## build 77
## datapath
module datapath (
    part,
    clock,
    value,
    positive,
    reset,
    counter,
    result
);
Size: ~32 flip-flops, roughly 52 I/O pins, roughly 23000 sq um of cells after synthesis.
export LEC_CHECK = 0
export CAP_MARGIN = 20
export CELL_PAD_IN_SITES_DETAIL_PLACEMENT = 1
export CORE_ASPECT_RATIO = 1.26
export CORE_MARGIN = 2
export CORE_UTILIZATION = 29
export CTS_CLUSTER_DIAMETER = 55
export SETUP_SLACK_MARGIN = 5.0
export SLEW_MARGIN = 20
create_clock -name core_clock -period 41.2 [get_ports {clock}]
run.sh (not shown) runs the stock make flow with config.mk's settings and CLKGATE_MAP_FILE=.
Build 77: no failed stages, no open violations at the end
> inputs changed (build 77 -> build 48)
- clearing CORE_ASPECT_RATIO, which used to be 1.26
- clearing CELL_PAD_IN_SITES_DETAIL_PLACEMENT, which used to be 1
- swapping 29 for 69 in CORE_UTILIZATION
- clearing SETUP_SLACK_MARGIN, which used to be 5.0
- putting CTS_CLUSTER_SIZE at 97 where nothing was set
- clearing CTS_CLUSTER_DIAMETER, which used to be 55
- swapping 41.2 for 38.6 in the clock period (ns, I/O delays scaled along)
==> results <==
- Relative to build 77, the final cell area reported for build 48 is lower.
- Build 48 against build 77: worst hold slack +0.0042 ns, global routing met2 resource utilization moved up, worst-case reg-to-reg path depth now larger.
- Sort build 77 and build 48 by aggregate routed wire length desc -> top: build 77
- Side by side, count of buffers not belonging to the clock network in the layout turned out higher in build 48 than in build 77.
- From build 77 to build 48 the numbers moved as follows: first-pass GRT wire length decreased 14%.
Changes in build 96 relative to build 48:
- CORE_UTILIZATION changed from 69 to 40
- CTS_CLUSTER_SIZE removed (was 97)
- the clock period (ns, I/O delays scaled along) changed from 38.6 to 35.4
==> results <==
- Build 48 and build 96: one clean run, build 48; the rest did not finish clean.
- Nothing crashed in build 96 and all stages finished; the problem is that the final layout failed, the offending checks being setup timing.
- Critical path depth ended up about 4.4% higher on build 96 than on build 48.
- Data required time at the worst endpoint: build 96 vs build 48 down 3.22 ns
- Delta (build 96 minus build 48): sequential share of layout area shrank by 0.30 points; total setup buffers inserted after CTS went up 43.
- Higher number of buffer and inverter stages on the critical path was reported by build 96, not build 48.
- Per the comparison of build 96 with build 48, finished layout cell area now sits higher.
Relative to build 96, the following input files were edited for build 98:
- changing CORE_UTILIZATION from 40 to 10
- changing the clock period (ns, I/O delays scaled along) from 35.4 to 58.6
## What came out
Per the final summary, build 98 finished and its layout is clean on timing, DRC and antenna. Summary of build 98 over build 96: total of plain and repair buffers excluding clock buffers fell about 90%; depth of the most critical reg-to-reg path fell 9. Going from build 96 to build 98, worst slew slack as a fraction of its limit shrinks by 17 points.

========
run A:
datapath again, from the RTL that the note above started with.
make LEC_CHECK=0 ABC_AREA=1 CAP_MARGIN=20 CELL_PAD_IN_SITES_DETAIL_PLACEMENT=1 CELL_PAD_IN_SITES_GLOBAL_PLACEMENT=2 CORE_ASPECT_RATIO=1.26 CORE_MARGIN=7 CORE_UTILIZATION=29 CTS_CLUSTER_DIAMETER=55 HOLD_SLACK_MARGIN=0.3 MAX_ROUTING_LAYER=met5 SETUP_SLACK_MARGIN=5.0 SLEW_MARGIN=30 TNS_END_PERCENT=60 finish   # period 41.2 ns
Run A finished all stages; the layout is clean.
Relative to run A, the following input files were edited for run B:
Settings: removing CTS_CLUSTER_DIAMETER (formerly 55); removing MAX_ROUTING_LAYER (formerly met5); removing CELL_PAD_IN_SITES_DETAIL_PLACEMENT (formerly 1); changing CORE_UTILIZATION from 29 to 40; removing SETUP_SLACK_MARGIN (formerly 5.0); changing SLEW_MARGIN from 30 to 20; removing TNS_END_PERCENT (formerly 60); removing HOLD_SLACK_MARGIN (formerly 0.3); changing CORE_MARGIN from 7 to 2; removing ABC_AREA (formerly 1); removing CELL_PAD_IN_SITES_GLOBAL_PLACEMENT (formerly 2); removing CORE_ASPECT_RATIO (formerly 1.26); changing the clock period (ns, I/O delays scaled along) from 41.2 to 40.9.
==> comparison <==
Run A finished end to end and its layout was clean on timing, DRC and antenna. Run B: full flow OK, the timing, design-rule and antenna checks passed. Diff run A -> run B: number of buffers inserted to repair setup after CTS went down, via count moved down. The higher final worst slack came out of run A.
Changes in run C relative to run B:
Settings: ABC_AREA: unset -> 1; CELL_PAD_IN_SITES_GLOBAL_PLACEMENT: unset -> 1; the clock period (ns, I/O delays scaled along): 40.9 -> 42.0.
==> comparison <==
Max layout overhead on the synthesized area across run B and run C: run B
sky130_fd_sc_hd__or4_4 as the slowest stage cell on the critical path was reported by run B, and sky130_fd_sc_hd__clkdlybuf4s50_1 by run C.
Top layer used by detailed routing: met4 -> run C, met5 -> run B
Run C vs run B: met3 routed wirelength down in run C
Run C: routing usage on met1 is 3.1 points higher than what run B reported.

========
datapath again, from the RTL that the note above started with.
==> flow/design.v (excerpt) <==
module datapath (
    part,
    clock,
    value,
    positive,
    reset,
    counter,
    result
);
Settings: LEC_CHECK=0, CAP_MARGIN=20, CORE_MARGIN=8, CORE_UTILIZATION=48, CTS_CLUSTER_DIAMETER=206, CTS_CLUSTER_SIZE=80, GPL_TIMING_DRIVEN=0, MAX_ROUTING_LAYER=met4, PLACE_DENSITY=0.38, SLEW_MARGIN=10, TNS_END_PERCENT=40; clock period 38.5 ns.
The first run completed without violations.
Next try:
Settings changed: GPL_ROUTABILITY_DRIVEN from default to 0, SETUP_SLACK_MARGIN from default to -0.81, TNS_END_PERCENT 40 to 10.
=> The new run completed and failed the layout checks on setup timing. Worst setup slack got worse by 1300 ps. Global-route usage fell by 0.78 points. Utilization falls by 3.0 points.
Next try:
Settings changed: CORE_ASPECT_RATIO from default to 0.5, HOLD_SLACK_MARGIN from default to 0.06, SETUP_SLACK_MARGIN -0.81 to default, TNS_END_PERCENT 10 to 40.
After rerunning: With this change the flow finished with timing, DRC and antenna clean; routed wire length went up by a few percent; cell count increases by a few percent; global-route usage goes up by 0.55 points; die area goes up slightly; worst setup slack gains 1200 ps; register-to-register slack improves by 870 ps.

========
datapath again, from the RTL that the note above started with.
clock: 17.7 ns
lec_check: 0
cap_margin: 40
core_margin: 2
core_utilization: 72
cts_cluster_diameter: 372
cts_cluster_size: 36
gpl_timing_driven: 1
hold_slack_margin: -0.09
max_routing_layer: met4
place_density: 0.64
setup_slack_margin: 2.83
slew_margin: 5
tns_end_percent: 40
The starting point never finished: it broke off in global routing.
Then changed:
Settings changed: CAP_MARGIN 40 to 20, CORE_UTILIZATION 72 to 27, CTS_CLUSTER_DIAMETER 372 to not set, CTS_CLUSTER_SIZE 36 to not set, GPL_TIMING_DRIVEN 1 to not set, HOLD_SLACK_MARGIN -0.09 to not set, MAX_ROUTING_LAYER met4 to not set, PLACE_DENSITY 0.64 to not set, SETUP_SLACK_MARGIN 2.83 to not set, SLEW_MARGIN 5 to 20, TNS_END_PERCENT 40 to not set.
Clock period 17.7 ns to 40.9 ns, I/O delays scaled along.
Now the flow completed with no timing, DRC or antenna violations.
Synthesized cell count is unchanged.
Die size rose to 2.6 times its value.
Synthesized area is unchanged.
Then changed:
Settings changed: CORE_UTILIZATION 27 to 71, CTS_CLUSTER_DIAMETER set to 38, CTS_CLUSTER_SIZE set to 31.
Clock period 40.9 ns to 37.2 ns, I/O delays scaled along.
Now the flow finished but fails on setup timing; first-iteration DRC count came out higher by 120%; utilization climbs by 57 points; synthesized area is unchanged; global-route usage is higher by 25 points.
Then changed:
Settings changed: ABC_AREA set to 1, CORE_UTILIZATION 71 to 72, CTS_CLUSTER_DIAMETER 38 to 192, MAX_ROUTING_LAYER set to met4.
The changed run completed with no timing, DRC or antenna violations. Count of clock-buffer cells in the layout stays the same. Via count came out lower by a few percent. Non-clock buffer count came out lower by 346. Sequential share of layout area came out higher by 0.22 points. Worst hold slack loses 17 ps. Wire length came out lower by roughly a tenth. Utilization came out lower by 10 points. Setup slack gains 2300 ps.

========
oak:
Starting RTL as in the previous note.
// datapath
module datapath (
    part,
    clock,
    value,
    positive,
    reset,
    counter,
    result
);
make LEC_CHECK=0 ABC_AREA=1 CAP_MARGIN=20 CORE_MARGIN=2 CORE_UTILIZATION=57 CTS_CLUSTER_DIAMETER=381 CTS_CLUSTER_SIZE=31 HOLD_SLACK_MARGIN=0.3 SETUP_SLACK_MARGIN=4.78 SLEW_MARGIN=20 finish   # period 23.9 ns
What the final checks of oak revealed, after a flow that finished every stage, was a layout that fails on setup timing.
The following lists how pine was set up differently from oak:
-- flow/config.mk --
<<< oak, line 11
export CORE_UTILIZATION = 57
>>> pine, line 11
export CORE_UTILIZATION = 68
<<< oak, line 13
export CTS_CLUSTER_SIZE = 31
>>> pine, line 13
export CTS_CLUSTER_SIZE = 39
<<< oak, line 15
>>> pine, line 15
export PLACE_DENSITY = 0.66
<<< oak, line 16
export SLEW_MARGIN = 20
>>> pine, line 17
export SLEW_MARGIN = 0
export TNS_END_PERCENT = 10
### Flow results
- What the final checks of pine revealed, after a flow that finished every stage, was a layout that fails on setup timing.
- Going from oak to pine, number of failing hold endpoints at the final stage now sits at about the same level; aggregate global-route resource usage higher; maximum fanout count along the critical path saw a decrease.
- Side by side, required time of the worst setup path turned out higher in pine than in oak.
- pine: met2 usage 18 points above oak
- Compared to oak, pine has via count 14% higher.
- | length in cells of the worst reg-to-reg path | pine vs oak | about 14% lower |
- Between oak and pine, starting density of the core increased.
For birch, these inputs were changed with respect to pine:
-- flow/config.mk --
<<< pine, line 11
export CORE_UTILIZATION = 68
export CTS_CLUSTER_DIAMETER = 381
export CTS_CLUSTER_SIZE = 39
export HOLD_SLACK_MARGIN = 0.3
export PLACE_DENSITY = 0.66
export SETUP_SLACK_MARGIN = 4.78
export SLEW_MARGIN = 0
export TNS_END_PERCENT = 10
>>> birch, line 11
export CORE_UTILIZATION = 71
export CTS_CLUSTER_DIAMETER = 223
export SLEW_MARGIN = 20
==> flow/constraint.sdc <==
create_clock -name core_clock -period 34.3 [get_ports {clock}]
set_input_delay 6.8600 -clock core_clock [delete_from_list [all_inputs] [get_ports {clock}]]
set_output_delay 6.8600 -clock core_clock [all_outputs]
set_load 0.01 [all_outputs]
## What came out
- pine and birch: one clean run, birch; the rest did not finish clean.
- Per the comparison of birch with pine, final worst slack went up; final standard cell count with taps included and fillers excluded went down.
- Of the two values seen for launching instance or port of the critical path, value[14] was produced by birch and value[11] by pine.
For maple, these inputs were changed with respect to birch:
-- flow/config.mk --
<<< birch, line 8
export ABC_AREA = 1
>>> maple, line 8
<<< birch, line 11
export CORE_UTILIZATION = 71
export CTS_CLUSTER_DIAMETER = 223
>>> maple, line 10
export CORE_UTILIZATION = 40
==> flow/constraint.sdc <==
create_clock -name core_clock -period 42.0 [get_ports {clock}]
set_input_delay 8.4000 -clock core_clock [delete_from_list [all_inputs] [get_ports {clock}]]
set_output_delay 8.4000 -clock core_clock [all_outputs]
set_load 0.01 [all_outputs]
Results
The setup slack of maple is larger than that of birch.
Via density per instance for maple is lower than for birch.
When maple is measured against birch, its number of global-route vias before repair turns out 11% lower.
maple vs birch on compound-cell area share of the yosys netlist: maple is the higher one.
Compared with birch, maple instantiates a smaller number of cells.
Against birch, maple comes in 5 lower on logic depth of the worst path, buffers included.
From birch to maple the numbers moved as follows: cell area shows a reduction of about 8%, share of synthesized cell area in and, or, nand and nor gates now smaller, routed wire length lower.
